Setup of build 69:
## algorithm_top
module algorithm_top (
  input  logic                 clk,
  input  logic                 rst_n,
  input  logic                 s_valid,
  output logic                 s_ready,
  input  params_pkg::in_t      s_data,
  output logic                 m_valid,
  input  logic                 m_ready,
  output params_pkg::out_t     m_data
);
Size: ~7500 cells after synthesis, about 910 flip-flops, about 34 I/O pins, roughly 0.077 sq mm of cells after synthesis.
make LEC_CHECK=0 CAP_MARGIN=10 CELL_PAD_IN_SITES_DETAIL_PLACEMENT=2 CORE_ASPECT_RATIO=1.38 CORE_MARGIN=2 CORE_UTILIZATION=33 CTS_CLUSTER_DIAMETER=397 GPL_ROUTABILITY_DRIVEN=0 MAX_ROUTING_LAYER=met4 MIN_ROUTING_LAYER=met2 PLACE_DENSITY_LB_ADDON=0.01 SETUP_SLACK_MARGIN=-0.03 SLEW_MARGIN=15 TNS_END_PERCENT=40 finish   # period 7.65 ns
run.sh (not shown) runs the stock make flow with config.mk's settings and CLKGATE_MAP_FILE=.
Build 69 finished all stages; the layout is clean.
Modified inputs, build 89 compared to build 69
- CELL_PAD_IN_SITES_DETAIL_PLACEMENT no longer set, was 2
- MAX_ROUTING_LAYER no longer set, was met4
- CORE_UTILIZATION now 72, was 33
- TNS_END_PERCENT no longer set, was 40
- SETUP_SLACK_MARGIN now 1.38, was -0.03
- MIN_ROUTING_LAYER no longer set, was met2
- CAP_MARGIN now 20, was 10
- CORE_ASPECT_RATIO no longer set, was 1.38
- SLEW_MARGIN now 20, was 15
- CTS_CLUSTER_DIAMETER now 98, was 397
- GPL_ROUTABILITY_DRIVEN no longer set, was 0
- the clock period (ns, I/O delays scaled along) now 4.86, was 7.65
## What came out
- Completing all stages was not enough for build 89: its layout failed the final checks because of setup timing.
- Build 89 vs build 69, cell count went down by 1286.
- In build 89, routed via count is lower than in build 69.
- Summary of build 89 over build 69: area of all placed cells without fillers rose 6.4%; routed wire length dropped about 12%.
## Diff of input files: build 54 against build 89
- changing CTS_CLUSTER_DIAMETER from 98 to 320
- setting CTS_CLUSTER_SIZE to 26 for the first time
- changing PLACE_DENSITY_LB_ADDON from 0.01 to 0.0
- changing SETUP_SLACK_MARGIN from 1.38 to 0.14
- changing CAP_MARGIN from 20 to 40
- changing the clock period (ns, I/O delays scaled along) from 4.86 to 1.57
[summary]
Sort build 54 and build 89 by count of H-tree levels built during CTS, ascending, and build 54 comes first.
Compared with build 89, in build 54 detailed-placement wirelength estimate rose by about 45%, global placement routability congestion rose by about 1.1%, number of synthesized flops with an enable pin stayed essentially flat, net count of the mapped netlist stayed essentially flat.
Status build 89: flow complete, layout not clean - setup timing
Run status, build 54: aborted in global routing (5_1_grt), error GRT-0116
When build 54 is measured against build 89, its pre-CTS setup slack turns out 3.30 ns lower.
Build 54 against build 89; post-cts sizing count is up by more than half.
Number of hold buffers added after cts in build 54 is 2 above build 89.
Changes in build 41 relative to build 54:
- SETUP_SLACK_MARGIN no longer set, was 0.14
- CTS_CLUSTER_DIAMETER no longer set, was 320
- CTS_CLUSTER_SIZE no longer set, was 26
- PLACE_DENSITY_LB_ADDON no longer set, was 0.0
- CAP_MARGIN now 20, was 40
- CORE_UTILIZATION now 65, was 72
- the clock period (ns, I/O delays scaled along) now 4.01, was 1.57
==> comparison <==
- In build 41 the implementation ran to completion but is not tape-out ready, as the final checks report setup timing.
- Going from build 54 to build 41, total core area climbed about 10%; area of the synthesized netlist per yosys stat barely changed.
- In the reports for build 41 and build 54, the larger count of instances resized after the clock tree is built belongs to build 54.
- Looking at row count, build 41 sits above build 54.
- In build 41 relative to build 54, die footprint had gone up by more than 10%.
- Going from build 54 to build 41, number of buffers created by CTS picked up an extra 160%; total cells reported by yosys after synthesis neither gained nor lost much; worst slack at placement picked up an extra 2.44 ns.
- Per the comparison of build 41 with build 54, number of placed instances, taps included moved down; summed instance area of the synthesized netlist level.

Starting RTL as in the previous note.
Settings: LEC_CHECK=0, CAP_MARGIN=20, CORE_ASPECT_RATIO=0.72, CORE_MARGIN=2, CORE_UTILIZATION=72, CTS_CLUSTER_DIAMETER=317, GPL_ROUTABILITY_DRIVEN=1, SETUP_SLACK_MARGIN=-0.41, SLEW_MARGIN=15; clock period 4.09 ns.
The starting point produced a layout that fails on setup timing.
Change:
Settings changed: CORE_ASPECT_RATIO 0.72 to not set, CORE_UTILIZATION 72 to 64, CTS_CLUSTER_DIAMETER 317 to not set, GPL_ROUTABILITY_DRIVEN 1 to not set, SETUP_SLACK_MARGIN -0.41 to not set, SLEW_MARGIN 15 to 20.
Clock period 4.09 ns to 4.87 ns, I/O delays scaled along.
The changed run produced a layout that fails on setup timing.
Setup slack is better by 0.86 ns.
Die size came out higher by roughly a tenth.
Register-to-register slack is better by 0.86 ns.
Global-route usage came out lower by 7.6 points.
Cell area came out lower by a few percent.
Change:
Settings changed: CORE_UTILIZATION 64 to 72, CTS_CLUSTER_DIAMETER set to 53, SETUP_SLACK_MARGIN set to 1.15.
Clock period 4.87 ns to 4.64 ns, I/O delays scaled along.
After rerunning: The new run finished with setup timing left. Worst setup slack is worse by 0.38 ns. Via count goes up by about 8%. Cell area goes up by 5.7%. Synthesized cell count stays the same. Cell count stays flat. Area after synthesis stays the same. Wire length climbs by about 15%. Non-clock buffer count rises by 170.
Change:
Settings changed: CORE_MARGIN 2 to 8, CORE_UTILIZATION 72 to 40, CTS_CLUSTER_DIAMETER 53 to not set, PLACE_DENSITY_LB_ADDON set to 0.19, SETUP_SLACK_MARGIN 1.15 to not set.
Clock period 4.64 ns to 6.0 ns, I/O delays scaled along.
After rerunning: With this change the flow completed with no timing, DRC or antenna violations; maximum frequency went down by a little under a tenth; utilization went down by 41 points; sequential share of layout area went up by 1.7 points; non-clock buffer count went down by 426; first-iteration DRC count went down by well over a third; via count went down by roughly a tenth; global-route usage went down by 18 points.

## branch onyx
algorithm_top again, from the RTL that the note above started with.
export LEC_CHECK = 0
export CAP_MARGIN = 20
export CORE_MARGIN = 2
export CORE_UTILIZATION = 40
export SLEW_MARGIN = 20
create_clock -name core_clock -period 6.0 [get_ports {clk}]
#### Input delta (branch juniper over branch onyx)
--- a/flow/config.mk
+++ b/flow/config.mk
@@ -8,3 +8,8 @@
-export CAP_MARGIN = 20
-export CORE_MARGIN = 2
-export CORE_UTILIZATION = 40
+export ABC_AREA = 1
+export CAP_MARGIN = 35
+export CELL_PAD_IN_SITES_DETAIL_PLACEMENT = 2
+export CORE_ASPECT_RATIO = 0.92
+export CORE_MARGIN = 3
+export CORE_UTILIZATION = 47
+export CTS_CLUSTER_DIAMETER = 346
+export MIN_ROUTING_LAYER = met2
Notes after the runs:
Area fraction in xor and xnor cells: higher on branch onyx
For count of unique library cells instantiated by Yosys, dividing the value from branch juniper by the value from branch onyx gives 0.53.
Lower die boundary height was reported by branch juniper, not branch onyx.
branch onyx → branch juniper: sequential area share after synthesis went down by 3.7 points; mean cell area of the mapped netlist went down by 24%; synthesized cell count went up by 3737.
branch juniper did not finish; a tool error ended it in detailed placement.
Compared with branch onyx, in branch juniper adder-cell share of the synthesized area fell by 4.7 points, number of nets at floorplan shows an increase of 3737, full die area saw a decrease.
Summary of the comparison: area reported by Yosys stat is higher in branch juniper, relative to branch onyx.
| share of synthesized area spent on multiplexers | branch juniper vs branch onyx | 1.1 points lower |

## nickel
The RTL this note starts from:
==> flow/design.v <==
package params_pkg;
  parameter int COEFF_WIDTH    = 16;  
  parameter int DATA_WIDTH     = 12;  
  parameter int OUTPUT_WIDTH   = 16;  
  parameter int PIPELINE_DEPTH = 5;   
  parameter int NUM_TAPS       = 16;  
  parameter int INPUT_FRAC     = 11;  
  parameter int COEFF_FRAC     = 14;  
  parameter int OUTPUT_FRAC    = 14;  
  parameter int ACC_WIDTH      = 32;  
  localparam int PROD_WIDTH = DATA_WIDTH + COEFF_WIDTH;  
  localparam int SHIFT_RIGHT = (INPUT_FRAC + COEFF_FRAC) - OUTPUT_FRAC;  
  typedef logic signed [DATA_WIDTH-1:0]    in_t;
  typedef logic signed [COEFF_WIDTH-1:0]  coeff_t;
  typedef logic signed [PROD_WIDTH-1:0]   prod_t;
  typedef logic signed [ACC_WIDTH-1:0]    acc_t;
  typedef logic signed [OUTPUT_WIDTH-1:0] out_t;
  localparam logic [NUM_TAPS*COEFF_WIDTH-1:0] COEFF_ROM = {
    -16'sd28,
    -16'sd1014,
    -16'sd1589,
    -16'sd1638,
    -16'sd1153,
    -16'sd261,
    16'sd790,
    16'sd1710,
    16'sd2177,
    16'sd2110,
    16'sd1594,
    16'sd845,
    16'sd184,
    -16'sd179,
    -16'sd226,
    -16'sd116
  };
endpackage
import params_pkg::*;
module algorithm_core (
  input  logic                 clk,
  input  logic                 rst_n,
  input  logic                 s_valid,
  output logic                 s_ready,
  input  params_pkg::in_t      s_data,
  output logic                 m_valid,
  input  logic                 m_ready,
  output params_pkg::out_t     m_data
);
  assign s_ready = 1'b1;
  logic signed [DATA_WIDTH-1:0] samples [0:NUM_TAPS-1];
  logic valid_pipe [0:PIPELINE_DEPTH];
  logic signed [PROD_WIDTH-1:0] prods_comb [0:NUM_TAPS-1];
  params_pkg::acc_t prod_ext_comb [0:NUM_TAPS-1];
  params_pkg::acc_t stage_prod_reg   [0:NUM_TAPS-1];  
  params_pkg::acc_t stage_sum8_reg   [0:8-1];        
  params_pkg::acc_t stage_sum4_reg   [0:4-1];        
  params_pkg::acc_t stage_sum2_reg   [0:2-1];        
  params_pkg::acc_t stage_final_reg;                 
  genvar i;
  generate
    for (i = 0; i < NUM_TAPS; i++) begin : PROD_COMB
      always_comb begin
        prods_comb[i] = $signed(samples[i]) * $signed(COEFF_ROM[i*COEFF_WIDTH +: COEFF_WIDTH]);
        prod_ext_comb[i] = $signed({{(ACC_WIDTH-PROD_WIDTH){prods_comb[i][PROD_WIDTH-1]}}, prods_comb[i]});
      end
    end
  endgenerate
  integer idx;
  always_ff @(posedge clk or negedge rst_n) begin
    if (!rst_n) begin
      for (idx = 0; idx < NUM_TAPS; idx = idx + 1) begin
        samples[idx] <= '0;
      end
      for (idx = 0; idx <= PIPELINE_DEPTH; idx = idx + 1) begin
        valid_pipe[idx] <= 1'b0;
      end
      for (idx = 0; idx < NUM_TAPS; idx = idx + 1) begin
        stage_prod_reg[idx] <= '0;
      end
      for (idx = 0; idx < 8; idx = idx + 1) begin
        stage_sum8_reg[idx] <= '0;
      end
      for (idx = 0; idx < 4; idx = idx + 1) begin
        stage_sum4_reg[idx] <= '0;
      end
      for (idx = 0; idx < 2; idx = idx + 1) begin
        stage_sum2_reg[idx] <= '0;
      end
      stage_final_reg <= '0;
    end else begin
      if (s_valid && s_ready) begin
        for (idx = NUM_TAPS-1; idx >= 1; idx = idx - 1) begin
          samples[idx] <= samples[idx-1];
        end
        samples[0] <= s_data;
      end
      valid_pipe[0] <= s_valid & s_ready;
      for (idx = 0; idx < PIPELINE_DEPTH; idx = idx + 1) begin
        valid_pipe[idx+1] <= valid_pipe[idx];
      end
      for (idx = 0; idx < NUM_TAPS; idx = idx + 1) begin
        stage_prod_reg[idx] <= prod_ext_comb[idx];
      end
      for (idx = 0; idx < 8; idx = idx + 1) begin
        stage_sum8_reg[idx] <= stage_prod_reg[2*idx] + stage_prod_reg[2*idx + 1];
      end
      for (idx = 0; idx < 4; idx = idx + 1) begin
        stage_sum4_reg[idx] <= stage_sum8_reg[2*idx] + stage_sum8_reg[2*idx + 1];
      end
      for (idx = 0; idx < 2; idx = idx + 1) begin
        stage_sum2_reg[idx] <= stage_sum4_reg[2*idx] + stage_sum4_reg[2*idx + 1];
      end
      stage_final_reg <= stage_sum2_reg[0] + stage_sum2_reg[1];
    end
  end
  logic signed [ACC_WIDTH-1:0] shifted_acc;
  always_comb begin
    if (SHIFT_RIGHT >= 0)
      shifted_acc = $signed(stage_final_reg) >>> SHIFT_RIGHT;
    else
      shifted_acc = $signed(stage_final_reg) <<< (-SHIFT_RIGHT);
  end
  assign m_data  = params_pkg::out_t'(shifted_acc[OUTPUT_WIDTH-1:0]);
  assign m_valid = valid_pipe[PIPELINE_DEPTH];
endmodule
import params_pkg::*;
module algorithm_top (
  input  logic                 clk,
  input  logic                 rst_n,
  input  logic                 s_valid,
  output logic                 s_ready,
  input  params_pkg::in_t      s_data,
  output logic                 m_valid,
  input  logic                 m_ready,
  output params_pkg::out_t     m_data
);
  algorithm_core u_core (
    .clk      (clk),
    .rst_n    (rst_n),
    .s_valid  (s_valid),
    .s_ready  (s_ready),
    .s_data   (s_data),
    .m_valid  (m_valid),
    .m_ready  (m_ready),
    .m_data   (m_data)
  );
endmodule
==> flow/config.mk <==
export PLATFORM = sky130hd
export DESIGN_NAME = algorithm_top
export DESIGN_NICKNAME = algorithm_top
export VERILOG_FILES = /design/flow/design.v
export SDC_FILE = /design/flow/constraint.sdc
export NUM_CORES = 4
export LEC_CHECK = 0
export ABC_AREA = 1
export CAP_MARGIN = 15
export CORE_ASPECT_RATIO = 0.65
export CORE_MARGIN = 2
export CORE_UTILIZATION = 70
export CTS_CLUSTER_DIAMETER = 317
export CTS_CLUSTER_SIZE = 40
export GPL_ROUTABILITY_DRIVEN = 1
export SETUP_SLACK_MARGIN = 1.01
export SLEW_MARGIN = 15
==> flow/constraint.sdc <==
create_clock -name core_clock -period 3.53 [get_ports {clk}]
set_input_delay 0.7060 -clock core_clock [delete_from_list [all_inputs] [get_ports {clk}]]
set_output_delay 0.7060 -clock core_clock [all_outputs]
set_load 0.01 [all_outputs]
Status(nickel) = ERROR, stage = global routing (5_1_grt)
Changes in yarrow relative to nickel:
Settings: CORE_UTILIZATION now 68, was 70; TNS_END_PERCENT now 5, previously not set; CTS_CLUSTER_SIZE no longer set, was 40.
Notes after the runs:
Delta (yarrow minus nickel): number of cells in Yosys stat stayed essentially flat; adder and majority cell fraction of the synthesized area comparable; final estimated routing congestion in global placement -1.8%. yarrow ends up with a number of resized instances in the post-cts repair step that is about 40% lower than in nickel. Compared with nickel, yarrow shows number of buffers created by CTS that has gone up by more than 100%. As far as quantity of I/O buffers inserted on ports goes, nickel and yarrow are indistinguishable; the numbers are identical. Of yarrow and nickel, only nickel fails to reach the end of the flow. nickel did not finish; the tool stopped in global routing (5_1_grt) with error GRT-0232. Although yarrow finished all stages, its layout failed final checks on setup timing. yarrow vs nickel — pre-CTS worst setup slack dropped 0.0034 ns. As far as post-synthesis share of cell area spent on and, or, nand and nor gates goes, nickel and yarrow are indistinguishable; the numbers are identical. Re number of cells in the design after placement: nickel was lower than yarrow.
diff inputs: yarrow => amber
Settings: a deleted ABC_AREA that had been 1; a deleted CTS_CLUSTER_DIAMETER that had been 317; a change of SLEW_MARGIN from 15 to 20; a deleted CORE_ASPECT_RATIO that had been 0.65; a change of CAP_MARGIN from 15 to 20; a deleted SETUP_SLACK_MARGIN that had been 1.01; a change of CORE_UTILIZATION from 68 to 30; a deleted GPL_ROUTABILITY_DRIVEN that had been 1; a deleted TNS_END_PERCENT that had been 5; a change of the clock period (ns, I/O delays scaled along) from 3.53 to 5.56.
### Flow results
amber | status: complete | timing, DRC, antenna: pass. Taking amber as 1.0, yarrow lands at 1.6 on wire length of the first global-routing pass. Tapcell count, amber vs yarrow: up by more than half. Changes observed in amber relative to yarrow: area added between synthesis and finish fell 9.8 points, die area rose 97%, area of the synthesized netlist per yosys stat fell 0.011 mm², count of maximum capacitance violations about even, met3 track demand over resource fell 9.4 points. | clock latency of the later-clocked register in the worst-skew pair | yarrow vs amber | ≈ equal |.
For pepper, these inputs were changed with respect to amber:
Settings: CTS_CLUSTER_SIZE now 49, previously not set; SETUP_SLACK_MARGIN now 0.45, previously not set; CORE_UTILIZATION now 72, was 30; PLACE_DENSITY_LB_ADDON now 0.0, previously not set; CAP_MARGIN now 0, was 20; the clock period (ns, I/O delays scaled along) now 1.57, was 5.56.
[summary]
The flow ended early for pepper: it failed with a tool error in clock tree synthesis (4_1_cts).
Area after detailed placement: pepper > amber
In the floorplan summary, pepper is listed with a die area less than that of amber.
pepper vs amber — area of the core dropped by more than half
From amber to pepper the numbers moved as follows: share of async-settable or async-resettable flops after synthesis comparable; effective utilization at floorplan now larger.
What indigo does differently from pepper at the input level:
Settings: a deleted CTS_CLUSTER_SIZE that had been 49; an added CTS_CLUSTER_DIAMETER of 340; a deleted PLACE_DENSITY_LB_ADDON that had been 0.0; a deleted SETUP_SLACK_MARGIN that had been 0.45; an added PLACE_DENSITY of 0.64; a change of CAP_MARGIN from 0 to 10; a change of the clock period (ns, I/O delays scaled along) from 1.57 to 4.88.
Findings:
indigo: complete, dirty (setup timing)
For the total placed cells including tap cells, indigo came in 1721 lower than pepper did.
Diff pepper -> indigo: post-place setup slack has increased; routability-driven placement congestion ratio now sits lower; post-synthesis cell count held.
Inputs modified between indigo and raven:
Settings: swapping 10 for 20 in CAP_MARGIN; clearing CTS_CLUSTER_DIAMETER, which used to be 340; swapping 72 for 18 in CORE_UTILIZATION; clearing PLACE_DENSITY, which used to be 0.64; swapping 4.88 for 7.72 in the clock period (ns, I/O delays scaled along).
==> results <==
Of indigo and raven, only raven finishes the flow clean.
Ran to the end and failed final checks on setup timing: indigo.
Horizontal die dimension, raven vs indigo: up by more than half
raven reports a higher sum of negative setup slack than indigo does.
indigo ended up with sky130_fd_sc_hd__fa_1 as its cell with the biggest individual delay on the critical path; raven ended up with sky130_fd_sc_hd__dfrtp_1.
Share of synthesized cell area in full adder, half adder and majority cells: raven vs indigo, no meaningful difference
raven vs. indigo: worst hold slack went down by 0.032 ns.
